$ cat flow/design.v
module APB_Slave#( parameter DWIDTH = 32, AWIDTH = 5)            
(   input                                      PCLK,             
    input                                   PRESETn,             
    input                                     PSELx,             
    input                                   PENABLE,             
    input                        [AWIDTH-1:0] PADDR,             
    input                                    PWRITE,             
    input                       [DWIDTH-1:0] PWDATA,             
    output reg                  [DWIDTH-1:0] PRDATA,             
    output                                   PREADY,             
    output                                   PSLVERR             
);  
    localparam                  [2:0] IDLE   = 3'b000;           
    localparam                  [2:0] READY  = 3'b001;           
    localparam                  [2:0] READ   = 3'b010;           
    localparam                  [2:0] WRITE  = 3'b011;           
    localparam                  [2:0] ERROR  = 3'b100;           
    reg                           [2:0] current_state;           
    reg                           [2:0]    next_state;           
    reg           [DWIDTH-1:0] mem_arr[2**AWIDTH-1:0];           
    wire          [AWIDTH-1:0]           base_address;           
    wire                                   PADDR_VALID;          
always @(posedge PCLK,negedge PRESETn)
    if(!PRESETn)
        current_state <= IDLE;  
    else
        current_state <= next_state;  
always @(*)
begin
    case(current_state)  
        IDLE : 
                next_state <= PSELx? READY:IDLE;  
        READY: 
                next_state <= !PSELx?                IDLE   
                            : !PADDR_VALID?         ERROR  
                            : !PENABLE?             READY  
                            : !PWRITE?              READ
                            :                       WRITE; 
        WRITE: 
                next_state <= !PSELx?                IDLE   
                            : !PENABLE?             READY  
                            :                       WRITE; 
        READ : 
                next_state <= !PSELx?                IDLE   
                            : !PENABLE?             READY  
                            :                       READ;  
        ERROR: 
                next_state <= PSELx&!PADDR_VALID?   ERROR  
                            : PSELx?                READY  
                            :                       IDLE;  
        default:
                next_state <= IDLE;
    endcase
end
always @(posedge PCLK)
begin
    if(current_state==READY && PSELx && PENABLE && PWRITE)
        mem_arr[PADDR] <= PWDATA;
end
always @(*)
begin
    if(current_state==READY && PSELx && PENABLE && !PWRITE)
        PRDATA = mem_arr[PADDR];
    else
        PRDATA = {DWIDTH{1'b0}};
end
    assign base_address[AWIDTH-1:0] = 'b0;
    assign PADDR_VALID = (PADDR>base_address) || (PADDR<(2**AWIDTH-1+base_address));
    assign PREADY= (current_state==READY);
    assign PSLVERR= (current_state==ERROR);
endmodule
$ cat flow/run.sh
#!/bin/bash
# the make line also repeats each setting of config.mk as NAME=value (left out here)
make -C /OpenROAD-flow-scripts/flow DESIGN_CONFIG=/design/flow/config.mk WORK_HOME=/design/flow/orfs CLKGATE_MAP_FILE= finish
$ cat flow/config.mk
export PLATFORM = sky130hd
export DESIGN_NAME = APB_Slave
export DESIGN_NICKNAME = APB_Slave
export VERILOG_FILES = /design/flow/design.v
export SDC_FILE = /design/flow/constraint.sdc
export NUM_CORES = 4
export LEC_CHECK = 0
export CAP_MARGIN = 25
export CORE_ASPECT_RATIO = 0.93
export CORE_MARGIN = 2
export CORE_UTILIZATION = 72
export CTS_CLUSTER_SIZE = 29
export GPL_ROUTABILITY_DRIVEN = 0
export PLACE_DENSITY_LB_ADDON = 0.02
export SETUP_SLACK_MARGIN = 0.9
export SLEW_MARGIN = 20
$ cat flow/constraint.sdc
create_clock -name core_clock -period 3.03 [get_ports {PCLK}]
set_input_delay 0.6060 -clock core_clock [delete_from_list [all_inputs] [get_ports {PCLK}]]
set_output_delay 0.6060 -clock core_clock [all_outputs]
set_load 0.01 [all_outputs]
==> flow_metrics.tcl, run 1 <==
# metrics dict for downstream scripts
set metrics [dict create \
    drv_slew 0 \
    end_kind "primary output" \
    wl_met1_um 41600 \
    yosys_area_um2 39300 \
    grt_pass1_wl_um 167000 \
    grt_max_degree 33 \
    rows 82 \
    so_faults "negative setup slack" \
    crit_buf_inv 5 \
    drc 0 \
    coreArea_um2 54000 \
    ys_sh_mux_pct 13.0 \
    most_common_cell "edfxtp_1" \
    insertion_delay_ns 0.68 \
    power_leader "registers" \
    antenna_found_initial 5 \
    grt_pass1_vias 24600 \
    tightest_slew_ns 1.15 \
    leakage_nw 17.7 \
    die_x_um 246 \
    routed_via_density 7.77 \
    rsz0062_at_grt "true" \
    initial_utilization_pct 72.9 \
    p_clk_mw 11.7 \
    synth_area_um2 39300 \
    ys_warn_count 1 \
    netlist_top_cells_count "edfxtp_1, mux2i_1, o22ai_1" \
    slew_headroom_pct 23.0 \
    synth_flops 1029 \
    top_logic_kind "multiplexers" \
    ys_sh_aoi_pct 4.62 \
    r2r-end "mem_arr[1][23]$_DFFE_PP_" \
    synth-adder-area-share_pct 0 \
    cts_num_sinks 1029 \
    async_reset_ff_share_pct 0.486 \
    yosys_cells 2130 \
    ys_seq_share_pct 78.5 \
    routedWlPerCell_um 42.3 \
    synthXorXnorAreaFrac_pct 0 \
    cpMaxStageDelayCell "or4b_4" \
    switching_share_pct 22.2 \
    combinationalPower_mw 1.71 \
    top_layer "met5" \
    dr.pass1.iters 6 \
    netlist_instances 2130 \
    grt_overflow_total 0 \
    worstPathMaxFanout 17 \
    clkPwrFrac_pct 40.1 \
    powerSeq_mw 15.7 \
    synthDistinctLibCells 29 \
    top_area_cell "edfxtp_1" \
    max_freq_mhz 285 \
    finClkSkew_ns 0.0260 \
    nets 2610 \
    rr_startpoint "current_state[3]$_DFF_PN0_" \
    syn_area_per_cell_um2 18.5 \
    seq_power_share_pct 53.9 \
    min_period_over_period_pct 116 \
    outcome "finished with violations" \
    p_per_area_nw_per_um2 577 \
    hold_path_class "in -> async" \
    rrSetupSlack_ns 0.70 \
    startpoint_type "input pin" \
    wl_met2_um 62500 \
    min_period_ns 3.51 \
    fp_nets 2172 \
    critPathKind "in -> out" \
    dr_total_vias 26100 \
    power.internal_mw 22.6 \
    cp_cell_sequence "buf_8 -> buf_6 -> buf_4 -> or4b_4 -> buf_12 -> o22ai_1 -> nor2_1 -> a31oi_2 -> buf_2" \
    portBuffers 75 \
    dpl-instance-area_um2 43800 \
    routed-wl-met3_um 25300 \
    endpoint "PRDATA[12]" \
    cts_tree "yes" \
    drv_cap 0 \
    power_frac_comb_pct 5.9 \
    setup_slack_ns -0.481 \
    h-tree-depth 3 \
    cpPeakStageDelay_ns 0.62 \
    worstPathRequired_ns 2.42 \
    wl_um 142000 \
    dieHeight_um 229 \
    io_pins 76 \
    syn2layout_area_growth_pct 28.0 \
    finalHoldViolations 0 \
    synth-edff-count 1024 \
    root_buffer "clkbuf_16" \
    die_area_um2 56500 \
    startpoint "PADDR[0]" \
    design_area_um2 50300 \
    final_util_pct 93.3 \
    synth_top_flop_cell "edfxtp_1" \
    vdd_ir_drop_max_mv 0.660 \
    drtIter0Drc 4797 \
    hpwl_um 57000 \
    top_cell_area_share_pct 78.2 \
    cp.depth 9 \
    cts_inserted_buffers 93 \
    critPathTopFamily "buffers and inverters" \
    num_antenna_cells 0 \
    clkTransAtPathRegs_ns 0.06 \
    switchingPower_mw 6.46 \
    hold_buffers 0 \
    area_leaders "edfxtp_1, mux2i_1, o22ai_1" \
    setup_viol 32 \
    cts_buffer_depth 3 \
    worstPathArrival_ns 2.91 \
    tool_warnings 30 \
    r2r_cells 11 \
    grt_use_total_pct 42.0 \
    synth-simple-area-share_pct 2.18 \
    ant_nets 0 \
]
==> final cells by class <==
| cell class | instances | area (um2) |
|---|---|---|
| flip-flops and latches | 1029 | 30900 |
| well taps | 714 | 893 |
| repair buffers | 472 | 6210 |
| clock inverters | 54 | 423 |
| fillers | 1408 | 3630 |
| inverters | 2 | 10.0 |
| multi-input cells | 970 | 9490 |
| clock buffers | 116 | 2430 |
==> layer usage <==
layer / global-route usage [%] / vias up
met5: 0 / -
met2: 64.7 / 3095
met3: 10.7 / 894
met4: 21.3 / 8
li1: - / 9553
met1: 56.6 / 12500
==> timing repair <==
item                                    4_1_cts  5_1_grt
pin swaps                                    62       65
endpoints found under the setup margin     1011      273
buffers inserted                             56       30
gates resized                               353      166
cloned                                       13       29
==> metrics by stage <==
step / instances / worst slack [ns] / hold slack (ns) / total power, mW / TNS (ns)
2_1_floorplan: 2130 / 0.156 / 0.310 / 16.6 / 0
6_report: 3357 / -0.481 / 0.180 / 29.0 / -6.61
3_3_place_gp: 3054 / -1.01 / 0.484 / 17.2 / -28.58
3_5_place_dp: 3054 / -1.01 / 0.500 / 17.2 / -29.78
5_1_grt: 3357 / -0.390 / 0.183 / 29.4 / -6.02
4_1_cts: 3293 / -0.0547 / 0.164 / 28.3 / -0.416
==> run 2, diff against run 1 <==
Settings changed: ABC_AREA set to 0, CAP_MARGIN 25 to 20, CELL_PAD_IN_SITES_DETAIL_PLACEMENT set to 0, CORE_ASPECT_RATIO 0.93 to 0.97, CTS_CLUSTER_SIZE 29 to 46, GPL_ROUTABILITY_DRIVEN 0 to unset, GPL_TIMING_DRIVEN set to 1, MAX_ROUTING_LAYER set to met4, PLACE_DENSITY_LB_ADDON 0.02 to 0.24, SETUP_SLACK_MARGIN 0.9 to 0.18.
Clock period 3.03 ns to 3.18 ns, I/O delays scaled along.
==> flow_metrics.tcl, run 2 <==
# metrics dict for downstream scripts
set metrics [dict create \
    outcome "finished with violations" \
    so_faults "negative setup slack" \
    yosys_cells 2130 \
    area_leaders "edfxtp_1, mux2i_1, o22ai_1" \
    setup_viol 32 \
    power_leader "registers" \
    rsz0062_at_grt "true" \
    startpoint_type "input pin" \
    gp_congestion 0.913 \
    tool_warnings 31 \
    cpPeakStageDelay_ns 0.78 \
    finClkSkew_ns 0.0314 \
    hold_buffers 0 \
    combinationalPower_mw 1.65 \
    power_frac_comb_pct 5.8 \
    top_cell_area_share_pct 78.2 \
    dr.pass1.iters 8 \
    cts_tree "yes" \
    worstPathRequired_ns 2.54 \
    grt_use_total_pct 48.2 \
    ys_seq_share_pct 78.5 \
    cp_cell_sequence "buf_8 -> buf_12 -> buf_12 -> mux2i_1 -> o22ai_2 -> nor4_2 -> buf_4 -> a31oi_1 -> buf_2" \
    critPathTopFamily "buffers and inverters" \
    top_area_cell "edfxtp_1" \
    io_pins 76 \
    pre_cts_slack_ns -1.14 \
    async_reset_ff_share_pct 0.486 \
    synth_top_flop_cell "edfxtp_1" \
    finalHoldViolations 0 \
    power.internal_mw 21.8 \
    ys_sh_aoi_pct 4.62 \
    grt_overflow_total 0 \
    routed_via_density 7.99 \
    hold_path_class "in -> async" \
    startpoint "PADDR[1]" \
    synth-simple-area-share_pct 2.18 \
    antenna_found_initial 10 \
    routedWlPerCell_um 43.6 \
    ys_sh_mux_pct 13.0 \
    drtIter0Drc 5122 \
    powerSeq_mw 14.9 \
    netlist_instances 2130 \
    p_clk_mw 11.6 \
    cts_num_sinks 1029 \
    grt_pass1_wl_um 180000 \
    die_area_um2 56500 \
    ys_warn_count 1 \
    most_common_cell "edfxtp_1" \
    seq_power_share_pct 52.9 \
    insertion_delay_ns 0.69 \
    end_kind "primary output" \
    syn_area_per_cell_um2 18.5 \
    cpMaxStageDelayCell "mux2i_1" \
    coreArea_um2 54100 \
    fp_nets 2172 \
    wl_um 144000 \
    drc 0 \
    min_period_over_period_pct 130 \
    syn2layout_area_growth_pct 23.8 \
    netlist_top_cells_count "edfxtp_1, mux2i_1, o22ai_1" \
    min_period_ns 4.13 \
    endpoint "PRDATA[8]" \
    grt_pass1_vias 25300 \
    portBuffers 75 \
    synth-edff-count 1024 \
    crit_buf_inv 5 \
    max_freq_mhz 242 \
    worstPathArrival_ns 3.50 \
    rr_startpoint "current_state[3]$_DFF_PN0_" \
    nets 2533 \
    cts_inserted_buffers 96 \
    cp.depth 9 \
    final_util_pct 90.0 \
    p_per_area_nw_per_um2 579 \
    vdd_ir_drop_max_mv 0.573 \
    switching_share_pct 22.9 \
    rrSetupSlack_ns 0.55 \
    setup_slack_ns -0.954 \
    die_x_um 241 \
    synth_area_um2 39300 \
    switchingPower_mw 6.44 \
    top_logic_kind "multiplexers" \
    ant_nets 0 \
    yosys_area_um2 39300 \
    drv_cap 0 \
    tightest_slew_ns 1.16 \
    r2r-end "mem_arr[12][14]$_DFFE_PP_" \
    crit_path_frequent_cell "buf_12" \
    synthXorXnorAreaFrac_pct 0 \
    grt_max_degree 37 \
    dr_total_vias 26400 \
    slew_headroom_pct 22.5 \
    leakage_nw 17.0 \
    h-tree-depth 3 \
    clkPwrFrac_pct 41.2 \
    worstPathMaxFanout 15 \
    critPathKind "in -> out" \
    synth-adder-area-share_pct 0 \
    synthDistinctLibCells 29 \
    dieHeight_um 234 \
    initial_utilization_pct 72.7 \
    rows 84 \
    cts_buffer_depth 3 \
    root_buffer "clkbuf_16" \
    clkTransAtPathRegs_ns 0.07 \
    hpwl_um 60200 \
    drv_slew 0 \
    r2r_cells 5 \
    synth_flops 1029 \
]
run 2: per-stage QoR:
| step | setup TNS, ns | hold WS (ns) | total power [mW] | cell area [um2] | cells |
|---|---|---|---|---|---|
| 3_3_place_gp | -27.21 | 0.480 | 16.4 | 43700 | 3078 |
| 5_1_grt | -4.52 | 0.219 | 28.5 | 48700 | 3308 |
| 4_1_cts | -0.606 | 0.185 | 27.4 | 48000 | 3286 |
| 6_report | -5.48 | 0.198 | 28.2 | 48700 | 3308 |
| 2_1_floorplan | -158.42 | 0.340 | 15.8 | 39400 | 2130 |
| 3_5_place_dp | -28.25 | 0.514 | 16.5 | 43700 | 3078 |
run 2: metal layers:
metal	vias to the layer above	track usage, %	share of wire, %
met2	3505	70.1	44
met1	12400	56.8	28
met4	0	33.9	10
met3	1145	16.4	18
met5	-	-	0
li1	9378	-	-
run 2: area by class of cell:
class	count	area (um2)
Multi-Input combinational cell	970	9460
Timing Repair Buffer	392	4420
Fill cell	1654	5420
Inverter	2	7.51
Sequential cell	1029	30900
Clock buffer	119	2560
Clock inverter	53	427
Antenna cell	12	30.0
Tap cell	731	915
run 2: timing repair:
| action | CTS | global route |
|---|---|---|
| cloned | 7 | 4 |
| setup endpoints to repair | 32 | 32 |
| buffers inserted | 29 | 5 |
| hold endpoints to repair | 0 | 0 |
| resized | 350 | 95 |
| pin swaps | 52 | 50 |
==> run 3, diff against run 2 <==
Settings changed: ABC_AREA 0 to 1, CORE_ASPECT_RATIO 0.97 to 0.52, CORE_UTILIZATION 72 to 70, CTS_CLUSTER_SIZE 46 to 41, PLACE_DENSITY_LB_ADDON 0.24 to unset.
Clock period 3.18 ns to 6.33 ns, I/O delays scaled along.
==> flow_metrics.tcl, run 3 <==
# metrics dict for downstream scripts
set metrics [dict create \
    yosys_area_um2 42400 \
    cp.depth 9 \
    tns_ns 0 \
    hpwl_um 70900 \
    antenna_found_initial 4 \
    seq_power_share_pct 55.8 \
    initial_utilization_pct 71.4 \
    cts_tree "yes" \
    synth-simple-area-share_pct 24.5 \
    comb_area_um2 10800 \
    die_x_um 345 \
    min_period_ns 5.73 \
    grt_pass1_vias 27500 \
    clkPwrFrac_pct 38.4 \
    rows 64 \
    register_area_um2 30900 \
    hold_end "current_state[2]$_DFF_PN0_" \
    drtIter0Drc 5235 \
    max_freq_mhz 174 \
    syn2layout_area_growth_pct 11.3 \
    cts_num_sinks 1029 \
    startpoint_type "input pin" \
    synth_flops 1029 \
    dr.pass1.iters 6 \
    critPathKind "in -> out" \
    synth_top_flop_cell "edfxtp_1" \
    setup_viol 0 \
    rrSetupSlack_ns 3.41 \
    cts_post_setup_buffers_inserted 0 \
    portBuffers 75 \
    most_common_cell "nand2_1" \
    rr_startpoint "current_state[3]$_DFF_PN0_" \
    grt_pass1_wl_um 177000 \
    r2r-end "mem_arr[18][1]$_DFFE_PP_" \
    startpoint "PADDR[2]" \
    ant_nets 0 \
    syn_area_per_cell_um2 10.5 \
    switchingPower_mw 2.99 \
    switching_share_pct 22.2 \
    dr_total_vias 29900 \
    worstPathMaxFanout 33 \
    hold_path_class "reg -> reg" \
    h-tree-depth 3 \
    drv_slew 0 \
    end_kind "primary output" \
    finClkSkew_ns 0.0134 \
    top_area_cell "edfxtp_1" \
    cp_cell_sequence "clkdlybuf4s50_1 -> inv_1 -> nor3_4 -> buf_4 -> nand2_1 -> nand2_1 -> nor2_1 -> a21oi_1 -> clkdlybuf4s50_1" \
    coreArea_um2 59300 \
    cpPeakStageDelay_ns 0.77 \
    vdd_ir_drop_max_mv 0.256 \
    final_util_pct 79.5 \
    area_leaders "edfxtp_1, nand2_1, buf_2" \
    fillers 3510 \
    top_cell_area_share_pct 72.6 \
    drv_cap 0 \
    hold_depth 2 \
    drc 0 \
    hold_buffers 0 \
    p_clk_mw 5.17 \
    synth-edff-count 1024 \
    synth_area_um2 42400 \
    ys_seq_share_pct 72.9 \
    synth-adder-area-share_pct 0 \
    power_leader "registers" \
    clkTransAtPathRegs_ns 0.07 \
    cts_inserted_buffers 85 \
    dpl-instance-area_um2 44600 \
    ys_warn_count 1 \
    io_pins 76 \
    routedWlPerCell_um 24.3 \
    fp_nets 4061 \
    cpMaxStageDelayCell "clkdlybuf4s50_1" \
    grt_use_total_pct 40.0 \
    worstHoldStart "current_state[2]$_DFF_PN0_" \
    synthXorXnorAreaFrac_pct 0 \
    worstPathArrival_ns 4.47 \
    r2r_cells 7 \
    cts.repair.resized 0 \
    grt_max_degree 111 \
    routed_via_density 6.05 \
    wl_um 120000 \
    rsz0062_at_grt "false" \
    cts_buffer_depth 3 \
    combinationalPower_mw 0.781 \
    power_frac_comb_pct 5.8 \
    leakage_nw 19.2 \
    design_area_um2 47200 \
    min_period_over_period_pct 90.6 \
    tightest_slew_ns 1.12 \
    nets 4127 \
    powerSeq_mw 7.50 \
    worstPathRequired_ns 5.06 \
    hold_ws_ns 0.559 \
    ys_sh_aoi_pct 0.416 \
    top_logic_kind "simple AND/OR/NAND/NOR gates" \
    critPathTopFamily "buffers and inverters" \
    netlist_instances 4019 \
    async_reset_ff_share_pct 0.486 \
    ys_sh_mux_pct 0 \
    slew_headroom_pct 25.5 \
    crit_buf_inv 4 \
    power.internal_mw 10.5 \
    netlist_top_cells_count "nand2_1, edfxtp_1, buf_2" \
    endpoint "PRDATA[6]" \
    finalHoldViolations 0 \
    gp_congestion 0.984 \
    synthDistinctLibCells 18 \
    insertion_delay_ns 0.64 \
    yosys_cells 4019 \
    die_area_um2 62600 \
    p_per_area_nw_per_um2 285 \
    root_buffer "clkbuf_16" \
    outcome "no timing/DRC/antenna violations" \
    grt_overflow_total 0 \
    dieHeight_um 181 \
    tool_warnings 35 \
]
==> run 3: final cells by class <==
class | instances | share of cell area [%]
Antenna cell | 4 | 0.0212
Clock buffer | 109 | 4.79
Clock inverter | 41 | 0.793
Inverter | 20 | 0.191
Multi-Input combinational cell | 2777 | 23.0
Sequential cell | 1029 | 65.5
Tap cell | 792 | 2.10
Timing Repair Buffer | 172 | 3.65
==> run 3: per-stage QoR <==
step	total power [mW]	setup WS, ns	cells
5_1_grt	13.8	0.522	4944
6_report	13.4	0.598	4944
3_3_place_gp	8.39	0.807	4788
4_1_cts	13.4	0.685	4940
3_5_place_dp	8.41	0.698	4790
2_1_floorplan	8.05	2.35	4019
==> run 3: per-layer routing <==
| layer | up-vias | wire [um] | track usage (%) |
|---|---|---|---|
| met5 | - | 0 | - |
| met4 | 0 | 4600 | 14.5 |
| met3 | 275 | 19400 | 10.0 |
| met2 | 2475 | 50700 | 53.6 |
| met1 | 14000 | 45400 | 60.0 |
| li1 | 13200 | - | - |
==> run 4, diff against run 3 <==
Settings changed: ABC_AREA 1 to unset, CELL_PAD_IN_SITES_DETAIL_PLACEMENT 0 to unset, CORE_ASPECT_RATIO 0.52 to unset, CORE_UTILIZATION 70 to 40, CTS_CLUSTER_DIAMETER set to 51, CTS_CLUSTER_SIZE 41 to unset, GPL_ROUTABILITY_DRIVEN set to 0, GPL_TIMING_DRIVEN 1 to 0, MAX_ROUTING_LAYER met4 to met5, MIN_ROUTING_LAYER set to met2, SETUP_SLACK_MARGIN 0.18 to unset.
Clock period 6.33 ns to 5.5 ns, I/O delays scaled along.
==> flow_metrics.tcl, run 4 <==
# metrics dict for downstream scripts
set metrics [dict create \
    ys_sh_mux_pct 13.0 \
    hold_depth 2 \
    comb_area_um2 8320 \
    synth_flops 1029 \
    die_x_um 318 \
    cts_inserted_buffers 102 \
    fillers 7944 \
    synth-simple-area-share_pct 2.18 \
    register_area_um2 30900 \
    synthDistinctLibCells 29 \
    cts_num_sinks 1029 \
    setup_viol 4 \
    rr_startpoint "current_state[3]$_DFF_PN0_" \
    netlist_top_cells_count "edfxtp_1, mux2i_1, o22ai_1" \
    routedWlPerCell_um 27.3 \
    drv_slew 0 \
    grt_max_degree 33 \
    so_faults "negative setup slack" \
    wl_um 102000 \
    worstPathRequired_ns 4.40 \
    cpPeakStageDelay_ns 0.69 \
    critPathTopFamily "buffers and inverters" \
    rows 115 \
    synth-adder-area-share_pct 0 \
    hold_buffers 0 \
    power_leader "registers" \
    dr_total_vias 26700 \
    synth_area_um2 39300 \
    min_period_ns 5.55 \
    top_cell_area_share_pct 78.2 \
    cts_buffer_depth 3 \
    cp.depth 11 \
    root_buffer "clkbuf_16" \
    ys_sh_aoi_pct 4.62 \
    switchingPower_mw 3.47 \
    startpoint "PADDR[4]" \
    r2r_cells 7 \
    worstHoldStart "current_state[2]$_DFF_PN0_" \
    critPathKind "in -> out" \
    clkTransAtPathRegs_ns 0.06 \
    vdd_ir_drop_max_mv 0.246 \
    slew_headroom_pct 22.2 \
    max_freq_mhz 180 \
    grt_pass1_wl_um 146000 \
    ys_warn_count 1 \
    yosys_cells 2130 \
    coreArea_um2 98000 \
    power_frac_comb_pct 4.4 \
    routed_via_density 7.12 \
    synth_top_flop_cell "edfxtp_1" \
    async_reset_ff_share_pct 0.486 \
    startpoint_type "input pin" \
    worstPathArrival_ns 4.45 \
    rrSetupSlack_ns 1.97 \
    ys_seq_share_pct 78.5 \
    seq_power_share_pct 53.6 \
    cp_cell_sequence "clkdlybuf4s50_1 -> buf_2 -> buf_2 -> nand4b_1 -> buf_4 -> buf_4 -> clkbuf_2 -> o22ai_1 -> nor4_1 -> a31oi_1 -> clkdlybuf4s50_1" \
    hold_end "current_state[2]$_DFF_PN0_" \
    fp_nets 2172 \
    hold_ws_ns 0.534 \
    most_common_cell "edfxtp_1" \
    cpMaxStageDelayCell "nor4_1" \
    die_area_um2 101000 \
    r2r-end "mem_arr[27][24]$_DFFE_PP_" \
    p_clk_mw 6.77 \
    syn2layout_area_growth_pct 18.4 \
    top_logic_kind "multiplexers" \
    hpwl_um 67400 \
    tightest_slew_ns 1.16 \
    yosys_area_um2 39300 \
    netlist_instances 2130 \
    p_per_area_nw_per_um2 346 \
    drv_cap 0 \
    dr.pass1.iters 20 \
    area_leaders "edfxtp_1, mux2i_1, o22ai_1" \
    crit_buf_inv 7 \
    hold_path_class "reg -> reg" \
    synthXorXnorAreaFrac_pct 0 \
    end_kind "primary output" \
    syn_area_per_cell_um2 18.5 \
    rsz0062_at_grt "true" \
    worstPathMaxFanout 10 \
    finClkSkew_ns 0.0209 \
    drc 0 \
    clkPwrFrac_pct 42.0 \
    tns_ns -0.120 \
    setup_slack_ns -0.0476 \
    combinationalPower_mw 0.702 \
    initial_utilization_pct 40.1 \
    outcome "finished with violations" \
    top_area_cell "edfxtp_1" \
    dieHeight_um 318 \
    ant_nets 0 \
    grt_use_total_pct 29.6 \
    power.internal_mw 12.6 \
    grt_overflow_total 0 \
    portBuffers 73 \
    nets 2416 \
    leakage_nw 15.8 \
    powerSeq_mw 8.63 \
    grt_pass1_vias 29700 \
    finalHoldViolations 0 \
    drtIter0Drc 5841 \
    cts_tree "yes" \
    endpoint "PRDATA[8]" \
    synth-edff-count 1024 \
    min_period_over_period_pct 101 \
    insertion_delay_ns 0.69 \
    h-tree-depth 3 \
    tool_warnings 27 \
    io_pins 76 \
    switching_share_pct 21.5 \
    antenna_found_initial 0 \
]
[run 4: what timing repair did]
item | CTS | global route
gates cloned | 0 | 0
setup endpoints to repair | 27 | 31
gates resized | 37 | 43
buffers inserted | 4 | 8
pin swaps | 1 | 4
[run 4: final cells by class]
class | instances | area share, %
sequential | 1029 | 66.3
tap | 1287 | 3.46
buffer | 126 | 1.45
antenna | 12 | 0.0645
clock buffer | 123 | 5.74
inverter | 2 | 0.0161
timing repair buffer | 143 | 3.96
clock inverter | 64 | 1.14
multi-input combinational | 970 | 17.9
[run 4: routing by layer]
metal	up-vias	global-route usage, %	share of wire (%)
met5	-	10.5	1.4
met4	30	5.85	7.7
met3	804	39.1	42
met2	7678	35.4	49
met1	9112	-	0
li1	9105	-	-
[run 4: metrics by stage]
step	cells	setup slack (ns)	utilization (%)	instance area [um2]	power (mW)
5_1_grt	3744	-0.105	47.5	46500	16.5
6_report	3756	-0.0476	47.5	46600	16.1
3_3_place_gp	3490	-2.86	42.5	41700	9.43
4_1_cts	3739	0.00667	47.5	46500	16.1
3_5_place_dp	3548	-0.661	44.0	43100	9.46
2_1_floorplan	2130	0.726	-	39300	9.13
==> run 5, diff against run 4 <==
Settings changed: ABC_AREA set to 1, CELL_PAD_IN_SITES_DETAIL_PLACEMENT set to 1, CORE_ASPECT_RATIO set to 0.52, CORE_UTILIZATION 40 to 37, CTS_CLUSTER_DIAMETER 51 to unset, CTS_CLUSTER_SIZE set to 46, GPL_ROUTABILITY_DRIVEN 0 to unset, GPL_TIMING_DRIVEN 0 to 1, MAX_ROUTING_LAYER met5 to met4, MIN_ROUTING_LAYER met2 to unset, PLACE_DENSITY_LB_ADDON set to 0.24, SETUP_SLACK_MARGIN set to 0.18, SLEW_MARGIN 20 to 35.
Clock period 5.5 ns to 7.5 ns, I/O delays scaled along.
==> flow_metrics.tcl, run 5 <==
# metrics dict for downstream scripts
set metrics [dict create \
    r2r_cells 7 \
    initial_utilization_pct 37.3 \
    rows 89 \
    drtIter0Drc 3672 \
    rsz0062_at_grt "false" \
    netlist_top_cells_count "nand2_1, edfxtp_1, buf_2" \
    p_clk_mw 5.04 \
    ys_warn_count 1 \
    switching_share_pct 23.1 \
    ys_sh_aoi_pct 0.416 \
    yosys_cells 4019 \
    startpoint_type "input pin" \
    slew_headroom_pct 38.0 \
    synth_flops 1029 \
    max_freq_mhz 159 \
    worstPathMaxFanout 15 \
    power.internal_mw 9.28 \
    dp_cells 5521 \
    syn_area_per_cell_um2 10.5 \
    r2r-end "mem_arr[7][27]$_DFFE_PP_" \
    hpwl_um 85800 \
    dr_total_vias 29800 \
    cts_tree "yes" \
    switchingPower_mw 2.79 \
    critPathKind "in -> out" \
    cts_num_sinks 1029 \
    dieHeight_um 248 \
    grt_use_total_pct 25.3 \
    coreArea_um2 113000 \
    clkPwrFrac_pct 41.8 \
    pre_cts_slack_ns 1.22 \
    top_cell_area_share_pct 72.6 \
    routed_via_density 5.22 \
    tns_ns 0 \
    antenna_found_initial 9 \
    cp.depth 9 \
    cpPeakStageDelay_ns 0.71 \
    ys_sh_mux_pct 0 \
    fp_nets 4061 \
    synth_top_flop_cell "edfxtp_1" \
    cts_post_setup_buffers_inserted 0 \
    synth-edff-count 1024 \
    finalHoldViolations 0 \
    cts.repair.resized 0 \
    netlist_instances 4019 \
    end_kind "primary output" \
    seq_power_share_pct 52.4 \
    power_frac_comb_pct 5.8 \
    grt_pass1_vias 29800 \
    worstHoldStart "current_state[1]$_DFF_PN0_" \
    ys_seq_share_pct 72.9 \
    hold_depth 2 \
    cts_buffer_depth 3 \
    p_per_area_nw_per_um2 248 \
    hold_buffers 0 \
    min_period_ns 6.28 \
    nets 4159 \
    synthDistinctLibCells 18 \
    rrSetupSlack_ns 4.14 \
    rr_startpoint "current_state[3]$_DFF_PN0_" \
    routedWlPerCell_um 25.1 \
    die_x_um 473 \
    syn2layout_area_growth_pct 15.0 \
    yosys_area_um2 42400 \
    top_area_cell "edfxtp_1" \
    setup_slack_ns 1.22 \
    dr.pass1.iters 5 \
    synthXorXnorAreaFrac_pct 0 \
    die_area_um2 117000 \
    endpoint "PRDATA[12]" \
    synth_area_um2 42400 \
    critPathTopFamily "buffers and inverters" \
    drc 0 \
    ant_nets 0 \
    most_common_cell "nand2_1" \
    drv_slew 0 \
    synth-adder-area-share_pct 0 \
    hold_ws_ns 0.518 \
    stdcell_count 5700 \
    setup_viol 0 \
    worstPathRequired_ns 6.00 \
    hold_path_class "reg -> reg" \
    cpMaxStageDelayCell "clkdlybuf4s50_1" \
    crit_buf_inv 4 \
    power_leader "registers" \
    gp_congestion 0.886 \
    synth-simple-area-share_pct 24.5 \
    tool_warnings 33 \
    root_buffer "clkbuf_16" \
    insertion_delay_ns 0.71 \
    hold_end "current_state[3]$_DFF_PN0_" \
    finClkSkew_ns 0.0218 \
    async_reset_ff_share_pct 0.486 \
    grt_max_degree 133 \
    clkTransAtPathRegs_ns 0.07 \
    combinationalPower_mw 0.704 \
    startpoint "PADDR[2]" \
    cts_inserted_buffers 93 \
    powerSeq_mw 6.33 \
    grt_overflow_total 0 \
    h-tree-depth 3 \
    drv_cap 0 \
    vdd_ir_drop_max_mv 0.188 \
    wl_um 143000 \
    leakage_nw 19.5 \
    area_leaders "edfxtp_1, nand2_1, buf_2" \
    portBuffers 75 \
    min_period_over_period_pct 83.8 \
    tightest_slew_ns 0.930 \
    io_pins 76 \
    grt_pass1_wl_um 209000 \
    cp_cell_sequence "clkdlybuf4s50_1 -> inv_1 -> nor3_4 -> buf_4 -> nand2_1 -> nand2_1 -> nor2_1 -> a21oi_1 -> clkdlybuf4s50_1" \
    outcome "no timing/DRC/antenna violations" \
    worstPathArrival_ns 4.78 \
    top_logic_kind "simple AND/OR/NAND/NOR gates" \
]
[run 5: metal layers]
layer	GRT usage, %	vias up	wire, um
li1	-	13300	-
met2	35.6	1176	60200
met3	4.41	172	12500
met4	5.39	0	2810
met5	-	-	0
met1	38.0	15100	67900
[run 5: per-stage QoR]
stage                     utilization [%]  power [mW]  instance area (um2)
after CTS                            42.9        12.1                48700
after global placement               40.1        7.13                45500
after detailed placement             40.2        7.14                45600
final                                43.0        12.1                48700
after floorplan                         -        6.80                42400
after global routing                 43.0        12.4                48700
[run 5: final cells by class]
class | count | area (um2)
fill | 12400 | 64700
sequential | 1029 | 30900
multi-input combinational | 2777 | 10900
clock buffer | 109 | 2450
timing repair buffer | 196 | 1940
tap | 1501 | 1880
clock inverter | 63 | 639
inverter | 20 | 90.1
antenna | 5 | 12.5
==> run 6, diff against run 5 <==
Settings changed: ABC_AREA 1 to unset, CAP_MARGIN 20 to 0, CELL_PAD_IN_SITES_DETAIL_PLACEMENT 1 to unset, CORE_ASPECT_RATIO 0.52 to unset, CORE_UTILIZATION 37 to 50, CTS_CLUSTER_SIZE 46 to unset, GPL_TIMING_DRIVEN 1 to unset, PLACE_DENSITY_LB_ADDON 0.24 to 0.23, SETUP_SLACK_MARGIN 0.18 to 0.19, SLEW_MARGIN 35 to 20.
Clock period 7.5 ns to 5.88 ns, I/O delays scaled along.
==> flow_metrics.tcl, run 6 <==
# metrics dict for downstream scripts
set metrics [dict create \
    finClkSkew_ns 0.0169 \
    critPathTopFamily "buffers and inverters" \
    cts_post_setup_buffers_inserted 0 \
    clkTransAtPathRegs_ns 0.06 \
    hold_path_class "reg -> reg" \
    most_common_cell "edfxtp_1" \
    routedWlPerCell_um 28.5 \
    final_util_pct 58.4 \
    ant_nets 0 \
    slew_headroom_pct 26.3 \
    tightest_slew_ns 1.10 \
    cpMaxStageDelayCell "clkdlybuf4s50_1" \
    yosys_area_um2 39300 \
    switching_share_pct 20.2 \
    cts.repair.resized 0 \
    antenna_found_initial 8 \
    rr_startpoint "current_state[3]$_DFF_PN0_" \
    hold_end "current_state[4]$_DFF_PN0_" \
    comb_area_um2 8080 \
    yosys_cells 2130 \
    cp.depth 7 \
    r2r-end "mem_arr[13][12]$_DFFE_PP_" \
    p_clk_mw 6.44 \
    worstPathArrival_ns 4.46 \
    cts_num_sinks 1029 \
    total_power_mw 15.1 \
    end_kind "primary output" \
    tool_warnings 27 \
    syn_area_per_cell_um2 18.5 \
    coreArea_um2 77700 \
    ys_sh_aoi_pct 4.62 \
    seq_power_share_pct 53.5 \
    switchingPower_mw 3.05 \
    min_period_over_period_pct 95.9 \
    setup_viol 0 \
    synthXorXnorAreaFrac_pct 0 \
    tns_ns 0 \
    hold_buffers 0 \
    cts_tree "yes" \
    drv_slew 0 \
    power_frac_comb_pct 3.8 \
    vdd_ir_drop_max_mv 0.253 \
    dieHeight_um 284 \
    die_area_um2 80900 \
    area_leaders "edfxtp_1, mux2i_1, o22ai_1" \
    combinationalPower_mw 0.573 \
    drtIter0Drc 1863 \
    dp_cells 3226 \
    synthDistinctLibCells 29 \
    synth_flops 1029 \
    wl_um 97400 \
    startpoint "PADDR[3]" \
    io_pins 76 \
    crit_buf_inv 3 \
    critPathKind "in -> out" \
    cts_inserted_buffers 99 \
    drc 0 \
    hpwl_um 55800 \
    worstPathMaxFanout 26 \
    nets 2329 \
    fp_nets 2172 \
    synth-adder-area-share_pct 0 \
    grt_pass1_wl_um 141000 \
    routed_via_density 6.04 \
    root_buffer "clkbuf_16" \
    initial_utilization_pct 50.6 \
    die_x_um 284 \
    p_per_area_nw_per_um2 333 \
    leakage_nw 15.4 \
    endpoint "PRDATA[14]" \
    async_reset_ff_share_pct 0.486 \
    pre_cts_slack_ns 0.278 \
    netlist_instances 2130 \
    rrSetupSlack_ns 2.80 \
    top_cell_area_share_pct 78.2 \
    dr_total_vias 20700 \
    powerSeq_mw 8.08 \
    grt_pass1_vias 20500 \
    cpPeakStageDelay_ns 0.74 \
    rsz0062_at_grt "false" \
    crit_path_frequent_cell "clkdlybuf4s50_1" \
    max_freq_mhz 177 \
    gp_congestion 0.838 \
    syn2layout_area_growth_pct 15.3 \
    top_area_cell "edfxtp_1" \
    grt_use_total_pct 24.8 \
    ys_sh_mux_pct 13.0 \
    fillers 5631 \
    top_logic_kind "multiplexers" \
    dpl-instance-area_um2 42100 \
    power.internal_mw 12.0 \
    clkPwrFrac_pct 42.7 \
    insertion_delay_ns 0.65 \
    startpoint_type "input pin" \
    cp_cell_sequence "clkdlybuf4s50_1 -> or4b_2 -> buf_4 -> o22ai_1 -> nor2_1 -> a31oi_1 -> clkdlybuf4s50_1" \
    min_period_ns 5.64 \
    finalHoldViolations 0 \
    grt_max_degree 75 \
    power_leader "registers" \
    synth_top_flop_cell "edfxtp_1" \
    setup_slack_ns 0.241 \
    portBuffers 75 \
    h-tree-depth 3 \
    rows 102 \
    hold_ws_ns 0.533 \
    register_area_um2 30900 \
    cts_buffer_depth 3 \
    worstPathRequired_ns 4.70 \
    stdcell_count 3418 \
    ys_warn_count 1 \
    outcome "no timing/DRC/antenna violations" \
    synth_area_um2 39300 \
    design_area_um2 45400 \
    hold_depth 2 \
    grt_overflow_total 0 \
    netlist_top_cells_count "edfxtp_1, mux2i_1, o22ai_1" \
    synth-edff-count 1024 \
    ys_seq_share_pct 78.5 \
    r2r_cells 5 \
    drv_cap 0 \
    dr.pass1.iters 6 \
    synth-simple-area-share_pct 2.18 \
    worstHoldStart "current_state[4]$_DFF_PN0_" \
]
run 6: layer usage:
layer	track usage [%]	routed length (um)
met1	33.1	41000
met5	-	0
met2	39.4	47600
met3	4.04	6340
met4	7.58	2460
run 6: layout make-up:
type | instances | area share [%]
Timing Repair Buffer | 185 | 3.89
Clock buffer | 119 | 5.77
Antenna cell | 8 | 0.0441
Tap cell | 1040 | 2.87
Inverter | 2 | 0.0165
Clock inverter | 65 | 1.56
Multi-Input combinational cell | 970 | 17.8
Sequential cell | 1029 | 68.1
==> run 7, diff against run 6 <==
Settings changed: CORE_ASPECT_RATIO set to 0.89, CORE_UTILIZATION 50 to 72, CTS_CLUSTER_SIZE set to 19, MAX_ROUTING_LAYER met4 to unset, PLACE_DENSITY set to 0.65, PLACE_DENSITY_LB_ADDON 0.23 to unset, SETUP_SLACK_MARGIN 0.19 to unset, TNS_END_PERCENT set to 80.
Clock period 5.88 ns to 3.03 ns, I/O delays scaled along.
==> flow_metrics.tcl, run 7 <==
# metrics dict for downstream scripts
set metrics [dict create \
    wl_um 117000 \
    tool_warnings 33 \
    coreArea_um2 53800 \
    area_leaders "edfxtp_1, mux2i_1, o22ai_1" \
    fillers 1747 \
    startpoint_type "input pin" \
    top_logic_kind "multiplexers" \
    die_x_um 252 \
    initial_utilization_pct 73.2 \
    insertion_delay_ns 0.66 \
    seq_power_share_pct 53.6 \
    yosys_cells 2130 \
    cts_num_sinks 1029 \
    vdd_ir_drop_max_mv 0.635 \
    pre_cts_slack_ns -1.17 \
    drtIter0Drc 3515 \
    grt_max_degree 33 \
    min_period_over_period_pct 106 \
    syn2layout_area_growth_pct 24.1 \
    dr.pass1.iters 6 \
    top_area_cell "edfxtp_1" \
    max_freq_mhz 310 \
    r2r-end "mem_arr[24][29]$_DFFE_PP_" \
    cpMaxStageDelayCell "a31oi_1" \
    portBuffers 75 \
    switchingPower_mw 6.13 \
    worstPathArrival_ns 2.62 \
    cts_buffer_depth 3 \
    crit_buf_inv 7 \
    combinationalPower_mw 1.60 \
    power_frac_comb_pct 5.5 \
    cts_tree "yes" \
    r2r_cells 6 \
    drv_slew 0 \
    dr_total_vias 23700 \
    ys_warn_count 1 \
    critPathTopFamily "buffers and inverters" \
    async_reset_ff_share_pct 0.486 \
    tns_ns -2.50 \
    startpoint "PADDR[4]" \
    most_common_cell "edfxtp_1" \
    synth-edff-count 1024 \
    dp_cells 3027 \
    power.internal_mw 23.1 \
    min_period_ns 3.22 \
    outcome "finished with violations" \
    netlist_instances 2130 \
    h-tree-depth 3 \
    dieHeight_um 225 \
    powerSeq_mw 15.7 \
    ys_sh_aoi_pct 4.62 \
    top_cell_area_share_pct 78.2 \
    p_per_area_nw_per_um2 598 \
    cpPeakStageDelay_ns 0.29 \
    ys_seq_share_pct 78.5 \
    stdcell_count 3258 \
    routedWlPerCell_um 35.8 \
    io_pins 76 \
    worstPathMaxFanout 10 \
    grt_overflow_total 0 \
    so_faults "negative setup slack" \
    setup_slack_ns -0.195 \
    synth_top_flop_cell "edfxtp_1" \
    nets 2529 \
    worstPathRequired_ns 2.42 \
    hold_buffers 0 \
    synth-adder-area-share_pct 0 \
    clkPwrFrac_pct 40.9 \
    grt_use_total_pct 40.3 \
    slew_headroom_pct 27.3 \
    hold_path_class "in -> async" \
    switching_share_pct 21.0 \
    synth_area_um2 39300 \
    antenna_found_initial 2 \
    endpoint "PRDATA[16]" \
    ant_nets 0 \
    drv_cap 0 \
    synth-simple-area-share_pct 2.18 \
    grt_pass1_vias 23700 \
    setup_viol 29 \
    netlist_top_cells_count "edfxtp_1, mux2i_1, o22ai_1" \
    leakage_nw 17.1 \
    hpwl_um 56500 \
    rows 80 \
    crit_path_frequent_cell "buf_4" \
    rrSetupSlack_ns 0.84 \
    rsz0062_at_grt "true" \
    cts_inserted_buffers 94 \
    critPathKind "in -> out" \
    syn_area_per_cell_um2 18.5 \
    ys_sh_mux_pct 13.0 \
    p_clk_mw 11.9 \
    grt_pass1_wl_um 159000 \
    end_kind "primary output" \
    drc 0 \
    root_buffer "clkbuf_16" \
    yosys_area_um2 39300 \
    gp_congestion 0.823 \
    routed_via_density 7.27 \
    fp_nets 2172 \
    cp_cell_sequence "buf_4 -> buf_4 -> nand4b_1 -> buf_4 -> buf_12 -> buf_4 -> o22ai_1 -> nor4_1 -> buf_4 -> a31oi_1 -> buf_2" \
    clkTransAtPathRegs_ns 0.06 \
    rr_startpoint "current_state[3]$_DFF_PN0_" \
    synthXorXnorAreaFrac_pct 0 \
    tightest_slew_ns 1.09 \
    synth_flops 1029 \
    finalHoldViolations 0 \
    cp.depth 11 \
    synthDistinctLibCells 29 \
    finClkSkew_ns 0.0189 \
    power_leader "registers" \
    die_area_um2 56500 \
]
==> run 7: cell type report <==
class	instances	area, um2	area share [%]
clock buffer	120	2490	5.10
sequential	1029	30900	63.2
inverter	2	7.51	0.0154
timing repair buffer	390	4730	9.68
multi-input combinational	970	9320	19.1
tap	697	872	1.79
antenna	2	5.00	0.0102
clock inverter	48	533	1.09
==> run 7: what timing repair did <==
item                                    in CTS  in global routing
resized                                    270                141
endpoints found under the setup margin      32                 32
setup buffers                               30                 14
pin swaps                                   46                 66
cloned                                      16                  2
==> run 7: metrics by stage <==
step	total power, mW	instance area, um2	hold WS, ns	util (%)
after floorplan	16.6	39400	0.310	-
after global placement	17.2	43700	0.482	81.3
after detailed placement	17.3	43700	0.507	81.3
after CTS	28.9	48000	0.165	89.3
after global routing	29.7	48800	0.171	90.8
final	29.2	48800	0.190	90.8
==> run 7: routing by layer <==
| layer | wire, um | global-route usage, % | vias to the layer above |
|---|---|---|---|
| li1 | - | - | 9386 |
| met5 | 0 | 0 | - |
| met4 | 7250 | 22.5 | 0 |
| met2 | 55100 | 63.2 | 2158 |
| met3 | 15600 | 9.41 | 437 |
| met1 | 38700 | 53.1 | 11700 |
==> run 8, diff against run 7 <==
Settings changed: ABC_AREA set to 0, CAP_MARGIN 0 to 15, CELL_PAD_IN_SITES_DETAIL_PLACEMENT set to 2, CELL_PAD_IN_SITES_GLOBAL_PLACEMENT set to 1, CORE_ASPECT_RATIO 0.89 to unset, CORE_UTILIZATION 72 to 28, CTS_CLUSTER_DIAMETER set to 337, CTS_CLUSTER_SIZE 19 to unset, GPL_ROUTABILITY_DRIVEN set to 0, MIN_ROUTING_LAYER set to met1, PLACE_DENSITY 0.65 to unset, PLACE_DENSITY_LB_ADDON set to 0.05, TNS_END_PERCENT 80 to unset.
Clock period 3.03 ns to 9.12 ns, I/O delays scaled along.
==> flow_metrics.tcl, run 8 <==
# metrics dict for downstream scripts
set metrics [dict create \
    outcome "no timing/DRC/antenna violations" \
    stdcell_count 4268 \
    p_per_area_nw_per_um2 217 \
    cp.depth 7 \
    routed_via_density 4.93 \
    drc 0 \
    top_cell_area_share_pct 78.2 \
    rsz0062_at_grt "false" \
    synthDistinctLibCells 29 \
    area_leaders "edfxtp_1, mux2i_1, o22ai_1" \
    synth-simple-area-share_pct 2.18 \
    syn_area_per_cell_um2 18.5 \
    yosys_cells 2130 \
    rrSetupSlack_ns 5.59 \
    cts_buffer_depth 3 \
    drtIter0Drc 1333 \
    tool_warnings 26 \
    cts_inserted_buffers 116 \
    leakage_nw 15.5 \
    top_logic_kind "multiplexers" \
    io_pins 76 \
    cts_tree "yes" \
    critPathTopFamily "buffers and inverters" \
    ys_warn_count 1 \
    startpoint_type "input pin" \
    synth_area_um2 39300 \
    routedWlPerCell_um 31.6 \
    finalHoldViolations 0 \
    worstPathMaxFanout 24 \
    p_clk_mw 4.51 \
    cts_num_sinks 1029 \
    rr_startpoint "current_state[3]$_DFF_PN0_" \
    most_common_cell "edfxtp_1" \
    r2r-end "mem_arr[19][19]$_DFFE_PP_" \
    tightest_slew_ns 1.12 \
    final_util_pct 33.4 \
    cp_cell_sequence "clkdlybuf4s50_1 -> or4_2 -> buf_4 -> o22ai_1 -> nor4_1 -> a31oi_1 -> clkdlybuf4s50_1" \
    h-tree-depth 3 \
    clkPwrFrac_pct 44.6 \
    combinationalPower_mw 0.401 \
    power_leader "registers" \
    r2r_cells 5 \
    crit_buf_inv 3 \
    switchingPower_mw 2.18 \
    ys_sh_aoi_pct 4.62 \
    grt_overflow_total 0 \
    min_period_ns 7.74 \
    cts.repair.resized 0 \
    dr.pass1.iters 5 \
    switching_share_pct 21.5 \
    drv_cap 0 \
    syn2layout_area_growth_pct 18.4 \
    startpoint "PADDR[3]" \
    coreArea_um2 140000 \
    power_frac_comb_pct 4.0 \
    synth-adder-area-share_pct 0 \
    ys_sh_mux_pct 13.0 \
    slew_headroom_pct 25.2 \
    hold_depth 2 \
    critPathKind "in -> out" \
    synth_top_flop_cell "edfxtp_1" \
    portBuffers 75 \
    grt_max_degree 83 \
    grt_pass1_vias 22600 \
    end_kind "primary output" \
    max_freq_mhz 129 \
    hpwl_um 77200 \
    worstPathRequired_ns 7.30 \
    cts_post_setup_buffers_inserted 0 \
    insertion_delay_ns 0.72 \
    power.internal_mw 7.94 \
    dp_cells 4050 \
    hold_buffers 0 \
    hold_end "current_state[3]$_DFF_PN0_" \
    hold_path_class "reg -> reg" \
    finClkSkew_ns 0.0178 \
    yosys_area_um2 39300 \
    worstHoldStart "current_state[1]$_DFF_PN0_" \
    crit_path_frequent_cell "clkdlybuf4s50_1" \
    initial_utilization_pct 28.2 \
    clkTransAtPathRegs_ns 0.06 \
    ys_seq_share_pct 78.5 \
    min_period_over_period_pct 84.9 \
    drv_slew 0 \
    root_buffer "clkbuf_16" \
    vdd_ir_drop_max_mv 0.146 \
    wl_um 135000 \
    async_reset_ff_share_pct 0.486 \
    seq_power_share_pct 51.4 \
    setup_viol 0 \
    nets 2335 \
    netlist_instances 2130 \
    cpPeakStageDelay_ns 1.26 \
    powerSeq_mw 5.21 \
    tns_ns 0 \
    dr_total_vias 21000 \
    dieHeight_um 379 \
    grt_use_total_pct 18.8 \
    synth_flops 1029 \
    grt_pass1_wl_um 185000 \
    netlist_top_cells_count "edfxtp_1, mux2i_1, o22ai_1" \
    fp_nets 2172 \
    top_area_cell "edfxtp_1" \
    antenna_found_initial 13 \
    rows 137 \
    hold_ws_ns 0.536 \
    die_area_um2 143000 \
    die_x_um 379 \
    synthXorXnorAreaFrac_pct 0 \
    synth-edff-count 1024 \
    endpoint "PRDATA[23]" \
    ant_nets 0 \
    cpMaxStageDelayCell "or4_2" \
    worstPathArrival_ns 5.92 \
]
run 8: area by class of cell:
type	instances	area (um2)
fillers	13800	93000
flip-flops and latches	1029	30900
multi-input cells	970	8140
clock buffers	153	3160
well taps	1876	2350
repair buffers	174	1560
clock inverters	60	455
diodes	4	10.0
inverters	2	7.51
run 8: per-stage QoR:
stage	cell area, um2	setup slack, ns	power, mW
floorplan	39300	3.62	5.50
CTS	46600	1.37	10.3
detailed placement	43000	1.37	5.72
global placement	42900	1.51	5.71
global route	46600	1.27	10.4
finish	46600	1.38	10.1
run 8: per-layer routing:
layer | vias to the layer above | wire, um | GRT usage, %
li1 | 9014 | - | -
met1 | 11500 | 63600 | 26.4
met2 | 423 | 62900 | 30.1
met3 | 144 | 5540 | 2.99
met4 | 6 | 2850 | 5.05
met5 | - | 35 | 0
==> run 9, diff against run 8 <==
Settings changed: CAP_MARGIN 15 to 0, CELL_PAD_IN_SITES_DETAIL_PLACEMENT 2 to 0, CELL_PAD_IN_SITES_GLOBAL_PLACEMENT 1 to unset, CORE_ASPECT_RATIO set to 0.52, CORE_UTILIZATION 28 to 72, CTS_CLUSTER_DIAMETER 337 to unset, CTS_CLUSTER_SIZE set to 46, GPL_ROUTABILITY_DRIVEN 0 to unset, GPL_TIMING_DRIVEN set to 1, MAX_ROUTING_LAYER set to met4, MIN_ROUTING_LAYER met1 to unset, PLACE_DENSITY set to 0.35, PLACE_DENSITY_LB_ADDON 0.05 to unset, SETUP_SLACK_MARGIN set to 0.9.
Clock period 9.12 ns to 3.03 ns, I/O delays scaled along.
==> flow_metrics.tcl, run 9 <==
# collected from the flow reports
set metrics [dict create \
    netlist_instances 2130 \
    dieHeight_um 173 \
    die_x_um 328 \
    ys_sh_mux_pct 13.0 \
    syn_area_per_cell_um2 18.5 \
    pre_cts_slack_ns -1.31 \
    portBuffers 75 \
    yosys_area_um2 39300 \
    ys_sh_aoi_pct 4.62 \
    most_common_cell "edfxtp_1" \
    outcome "did not finish" \
    synth_top_flop_cell "edfxtp_1" \
    synth-edff-count 1024 \
    hpwl_um 64600 \
    dp_cells 3102 \
    die_area_um2 56600 \
    gp_congestion 0.920 \
    netlist_top_cells_count "edfxtp_1, mux2i_1, o22ai_1" \
    dpl-instance-area_um2 43800 \
    synth_area_um2 39300 \
    async_reset_ff_share_pct 0.486 \
    stop_stage "global routing" \
    cts_buffer_depth 3 \
    top_cell_area_share_pct 78.2 \
    top_logic_kind "multiplexers" \
    cts_num_sinks 1029 \
    root_buffer "clkbuf_16" \
    rows 61 \
    initial_utilization_pct 73.3 \
    h-tree-depth 3 \
    synth-simple-area-share_pct 2.18 \
    synth_flops 1029 \
    coreArea_um2 53700 \
    cts_inserted_buffers 83 \
    io_pins 76 \
    fp_nets 2172 \
    ys_seq_share_pct 78.5 \
    synth-adder-area-share_pct 0 \
    synthDistinctLibCells 29 \
    area_leaders "edfxtp_1, mux2i_1, o22ai_1" \
    top_area_cell "edfxtp_1" \
    synthXorXnorAreaFrac_pct 0 \
    yosys_cells 2130 \
    ys_warn_count 1 \
]
-- run 9: what timing repair did --
action | 4_1_cts
buffers inserted | 64
gates cloned | 21
endpoints found under the setup margin | 638
resized | 533
pin swaps | 82
hold buffers | 0
-- run 9: metrics by stage --
stage / TNS, ns / utilization (%)
4_1_cts: -0.726 / 92.1
3_3_place_gp: -33.81 / 81.6
2_1_floorplan: 0 / -
3_5_place_dp: -34.45 / 81.6
==> run 10, diff against run 9 <==
Settings changed: ABC_AREA 0 to unset, CELL_PAD_IN_SITES_DETAIL_PLACEMENT 0 to unset, CORE_ASPECT_RATIO 0.52 to 0.93, CTS_CLUSTER_SIZE 46 to 29, GPL_ROUTABILITY_DRIVEN set to 0, GPL_TIMING_DRIVEN 1 to unset, MAX_ROUTING_LAYER met4 to unset, PLACE_DENSITY 0.35 to unset, PLACE_DENSITY_LB_ADDON set to 0.02.
Clock period 3.03 ns to 3.05 ns, I/O delays scaled along.
==> flow_metrics.tcl, run 10 <==
# metrics dict for downstream scripts
set metrics [dict create \
    worstPathRequired_ns 2.44 \
    top_cell_area_share_pct 78.2 \
    tightest_slew_ns 1.19 \
    power_frac_comb_pct 5.8 \
    p_per_area_nw_per_um2 578 \
    setup_viol 31 \
    hold_path_class "in -> async" \
    synth_area_um2 39300 \
    syn_area_per_cell_um2 18.5 \
    top_area_cell "edfxtp_1" \
    tns_ns -3.65 \
    worstPathMaxFanout 11 \
    clkPwrFrac_pct 40.7 \
    max_freq_mhz 301 \
    die_x_um 246 \
    cp_cell_sequence "buf_8 -> buf_6 -> buf_6 -> nand4_1 -> buf_4 -> buf_12 -> buf_12 -> o22ai_1 -> nor4_1 -> a31oi_2 -> clkdlybuf4s15_2" \
    cpMaxStageDelayCell "nor4_1" \
    synth-edff-count 1024 \
    grt_use_met3_pct 9.42 \
    insertion_delay_ns 0.68 \
    yosys_cells 2130 \
    powerSeq_mw 15.6 \
    clkTransAtPathRegs_ns 0.07 \
    wl_um 140000 \
    ys_sh_mux_pct 13.0 \
    drv_cap 0 \
    leakage_nw 17.7 \
    grt_use_total_pct 40.3 \
    synthDistinctLibCells 29 \
    ys_sh_aoi_pct 4.62 \
    hpwl_um 56400 \
    stdcell_count 3353 \
    drtIter0Drc 4959 \
    combinationalPower_mw 1.68 \
    yosys_area_um2 39300 \
    switching_share_pct 22.5 \
    initial_utilization_pct 72.9 \
    netlist_instances 2130 \
    cpPeakStageDelay_ns 0.50 \
    finalHoldViolations 0 \
    coreArea_um2 54000 \
    drc 0 \
    grtUsageMet2_pct 61.5 \
    netlist_top_cells_count "edfxtp_1, mux2i_1, o22ai_1" \
    startpoint "PADDR[0]" \
    synthXorXnorAreaFrac_pct 0 \
    so_faults "negative setup slack" \
    min_period_ns 3.32 \
    critPathTopFamily "buffers and inverters" \
    nets 2605 \
    die_area_um2 56500 \
    syn2layout_area_growth_pct 27.8 \
    busiest_layer "met2" \
    rows 82 \
    dieHeight_um 229 \
    dr_total_vias 26100 \
    cts_num_sinks 1029 \
    vdd_ir_drop_max_mv 0.794 \
    pre_cts_slack_ns -1.06 \
    power_leader "registers" \
    routed_via_density 7.79 \
    dpl-instance-area_um2 43700 \
    root_buffer "clkbuf_16" \
    cts_tree "yes" \
    tool_warnings 29 \
    power.internal_mw 22.5 \
    total_power_mw 29.1 \
    cp.depth 11 \
    design_area_um2 50300 \
    fp_nets 2172 \
    endpoint "PRDATA[24]" \
    dp_cells 3042 \
    worstPathArrival_ns 2.71 \
    rr_startpoint "current_state[3]$_DFF_PN0_" \
    slew_headroom_pct 20.6 \
    async_reset_ff_share_pct 0.486 \
    switchingPower_mw 6.54 \
    routedWlPerCell_um 41.9 \
    synth-simple-area-share_pct 2.18 \
    critPathKind "in -> out" \
    startpoint_type "input pin" \
    min_period_over_period_pct 109 \
    ant_nets 0 \
    area_leaders "edfxtp_1, mux2i_1, o22ai_1" \
    r2r_cells 10 \
    rsz0062_at_grt "true" \
    portBuffers 75 \
    most_common_cell "edfxtp_1" \
    hold_buffers 0 \
    end_kind "primary output" \
    ys_warn_count 1 \
    grt_pass1_vias 24200 \
    cts_buffer_depth 3 \
    drv_slew 0 \
    crit_buf_inv 7 \
    dr.pass1.iters 9 \
    cts_inserted_buffers 94 \
    final_util_pct 93.2 \
    rrSetupSlack_ns 0.70 \
    seq_power_share_pct 53.5 \
    outcome "finished with violations" \
    synth_flops 1029 \
    setup_slack_ns -0.275 \
    synth_top_flop_cell "edfxtp_1" \
    fillers 1415 \
    p_clk_mw 11.8 \
    grt_overflow_total 0 \
    top_logic_kind "multiplexers" \
    ys_seq_share_pct 78.5 \
    grtUsageMet1_pct 56.0 \
    synth-adder-area-share_pct 0 \
    antenna_found_initial 4 \
    finClkSkew_ns 0.0260 \
    h-tree-depth 3 \
    io_pins 76 \
    r2r-end "mem_arr[0][5]$_DFFE_PP_" \
    hold_ws_ns 0.182 \
    grt_max_degree 38 \
    grt_pass1_wl_um 161000 \
]
run 10: metal layers:
metal,up-vias,share of wire [%]
li1,9537,-
met1,12500,30
met2,3204,44
met3,839,18
met4,8,8.2
met5,-,0.041
run 10: layout make-up:
cell class / instances / area (um2) / area share [%]
Antenna cell: 1 / 2.50 / 0.00498
Clock buffer: 119 / 2490 / 4.95
Clock inverter: 52 / 412 / 0.819
Inverter: 2 / 10.0 / 0.0199
Multi-Input combinational cell: 970 / 9430 / 18.7
Sequential cell: 1029 / 30900 / 61.4
Tap cell: 714 / 893 / 1.78
Timing Repair Buffer: 466 / 6180 / 12.3
run 10: timing repair:
action / in CTS / in global routing
pin swaps: 50 / 63
cloned: 9 / 36
setup buffers: 44 / 50
endpoints found under the hold margin: 0 / 0
setup endpoints to repair: 1058 / 338
resized: 337 / 165
==> run 11, diff against run 10 <==
Settings changed: CORE_ASPECT_RATIO 0.93 to unset, CTS_CLUSTER_SIZE 29 to 19, GPL_ROUTABILITY_DRIVEN 0 to unset, PLACE_DENSITY_LB_ADDON 0.02 to unset, SETUP_SLACK_MARGIN 0.9 to unset.
Clock period 3.05 ns to 3.03 ns, I/O delays scaled along.
==> flow_metrics.tcl, run 11 <==
# metrics dict for downstream scripts
set metrics [dict create \
    outcome "finished with violations" \
    so_faults "negative setup slack" \
    grt_max_degree 34 \
    rr_startpoint "current_state[3]$_DFF_PN0_" \
    coreArea_um2 53900 \
    comb_area_um2 9440 \
    critPathKind "in -> out" \
    synth_top_flop_cell "edfxtp_1" \
    rsz0062_at_grt "true" \
    nets 2539 \
    cts_buffer_depth 3 \
    die_area_um2 56500 \
    tool_warnings 32 \
    wl_met2_um 53500 \
    synth_flops 1029 \
    yosys_cells 2130 \
    worstPathRequired_ns 2.42 \
    grt_overflow_total 0 \
    worstPathArrival_ns 2.74 \
    clkTransAtPathRegs_ns 0.06 \
    ys_seq_share_pct 78.5 \
    setup_slack_ns -0.313 \
    dieHeight_um 238 \
    synthXorXnorAreaFrac_pct 0 \
    synth-adder-area-share_pct 0 \
    hold_buffers 0 \
    routedWlPerCell_um 34.5 \
    root_buffer "clkbuf_16" \
    pre_cts_slack_ns -1.12 \
    synth_area_um2 39300 \
    drtIter0Drc 3443 \
    power_leader "registers" \
    cts_inserted_buffers 96 \
    synth-edff-count 1024 \
    ys_warn_count 1 \
    async_reset_ff_share_pct 0.486 \
    switching_share_pct 21.1 \
    syn2layout_area_growth_pct 24.1 \
    rows 85 \
    switchingPower_mw 6.12 \
    ant_nets 0 \
    hpwl_um 54100 \
    hold_ws_ns 0.205 \
    power_frac_comb_pct 5.8 \
    ys_sh_mux_pct 13.0 \
    cpPeakStageDelay_ns 0.64 \
    wl_um 113000 \
    seq_power_share_pct 54.0 \
    netlist_top_cells_count "edfxtp_1, mux2i_1, o22ai_1" \
    rrSetupSlack_ns 0.83 \
    crit_path_frequent_cell "buf_12" \
    syn_area_per_cell_um2 18.5 \
    register_area_um2 30900 \
    hold_path_class "in -> async" \
    top_logic_kind "multiplexers" \
    h-tree-depth 3 \
    grt_use_total_pct 36.9 \
    max_freq_mhz 299 \
    gp_congestion 0.815 \
    tns_ns -3.85 \
    cts_tree "yes" \
    routed-wl-met3_um 14900 \
    total_power_mw 29.0 \
    setup_viol 32 \
    slew_headroom_pct 52.5 \
    drv_slew 0 \
    final_util_pct 90.5 \
    num_antenna_cells 0 \
    synthDistinctLibCells 29 \
    cts_num_sinks 1029 \
    grt_pass1_wl_um 148000 \
    grt_pass1_vias 22600 \
    p_per_area_nw_per_um2 594 \
    area_leaders "edfxtp_1, mux2i_1, o22ai_1" \
    top_area_cell "edfxtp_1" \
    tightest_slew_ns 0.692 \
    fp_nets 2172 \
    wl_met1_um 38400 \
    p_clk_mw 11.6 \
    cp_cell_sequence "buf_16 -> buf_12 -> buf_12 -> mux2i_1 -> o22ai_2 -> nor2_1 -> a31oi_2 -> buf_2" \
    cpMaxStageDelayCell "mux2i_1" \
    end_kind "primary output" \
    drc 0 \
    fillers 1819 \
    min_period_over_period_pct 110 \
    combinationalPower_mw 1.69 \
    antenna_found_initial 4 \
    finalHoldViolations 0 \
    worstPathMaxFanout 33 \
    dr.pass1.iters 6 \
    leakage_nw 17.2 \
    power.internal_mw 22.9 \
    top_cell_area_share_pct 78.2 \
    routed_via_density 7.18 \
    io_pins 76 \
    min_period_ns 3.34 \
    crit_buf_inv 4 \
    synth-simple-area-share_pct 2.18 \
    dr_total_vias 23500 \
    drv_cap 0 \
    startpoint "PADDR[1]" \
    top_layer "met5" \
    vdd_ir_drop_max_mv 0.541 \
    finClkSkew_ns 0.0175 \
    cp.depth 8 \
    netlist_instances 2130 \
    initial_utilization_pct 73.0 \
    startpoint_type "input pin" \
    insertion_delay_ns 0.65 \
    yosys_area_um2 39300 \
    critPathTopFamily "buffers and inverters" \
    endpoint "PRDATA[1]" \
    r2r-end "mem_arr[31][21]$_DFFE_PP_" \
    clkPwrFrac_pct 40.1 \
    powerSeq_mw 15.7 \
    r2r_cells 6 \
    portBuffers 75 \
    die_x_um 238 \
    ys_sh_aoi_pct 4.62 \
    most_common_cell "edfxtp_1" \
]
==> run 11: timing repair <==
action,in CTS,in global routing
resized,252,172
pin swaps,36,37
cloned,9,7
endpoints found under the setup margin,32,32
buffers inserted,25,37
==> run 11: routing by layer <==
| metal | up-vias | track usage, % |
|---|---|---|
| li1 | 9392 | - |
| met1 | 11700 | 51.4 |
| met2 | 1920 | 57.6 |
| met3 | 394 | 8.29 |
| met4 | 6 | 15.3 |
| met5 | - | 0 |
==> run 11: final cells by class <==
class / instances / share of cell area, %
sequential: 1029 / 63.3
clock buffer: 124 / 5.31
multi-input combinational: 970 / 19.3
tap: 696 / 1.78
inverter: 2 / 0.0154
clock inverter: 47 / 0.800
timing repair buffer: 398 / 9.48
==> run 11: per-stage QoR <==
step / cell area (um2) / std cells
floorplan: 39400 / 2130
global placement: 43400 / 3023
detailed placement: 43400 / 3023
CTS: 47400 / 3228
global route: 48800 / 3266
finish: 48800 / 3266
Power is estimated from default activity; no workload was simulated.
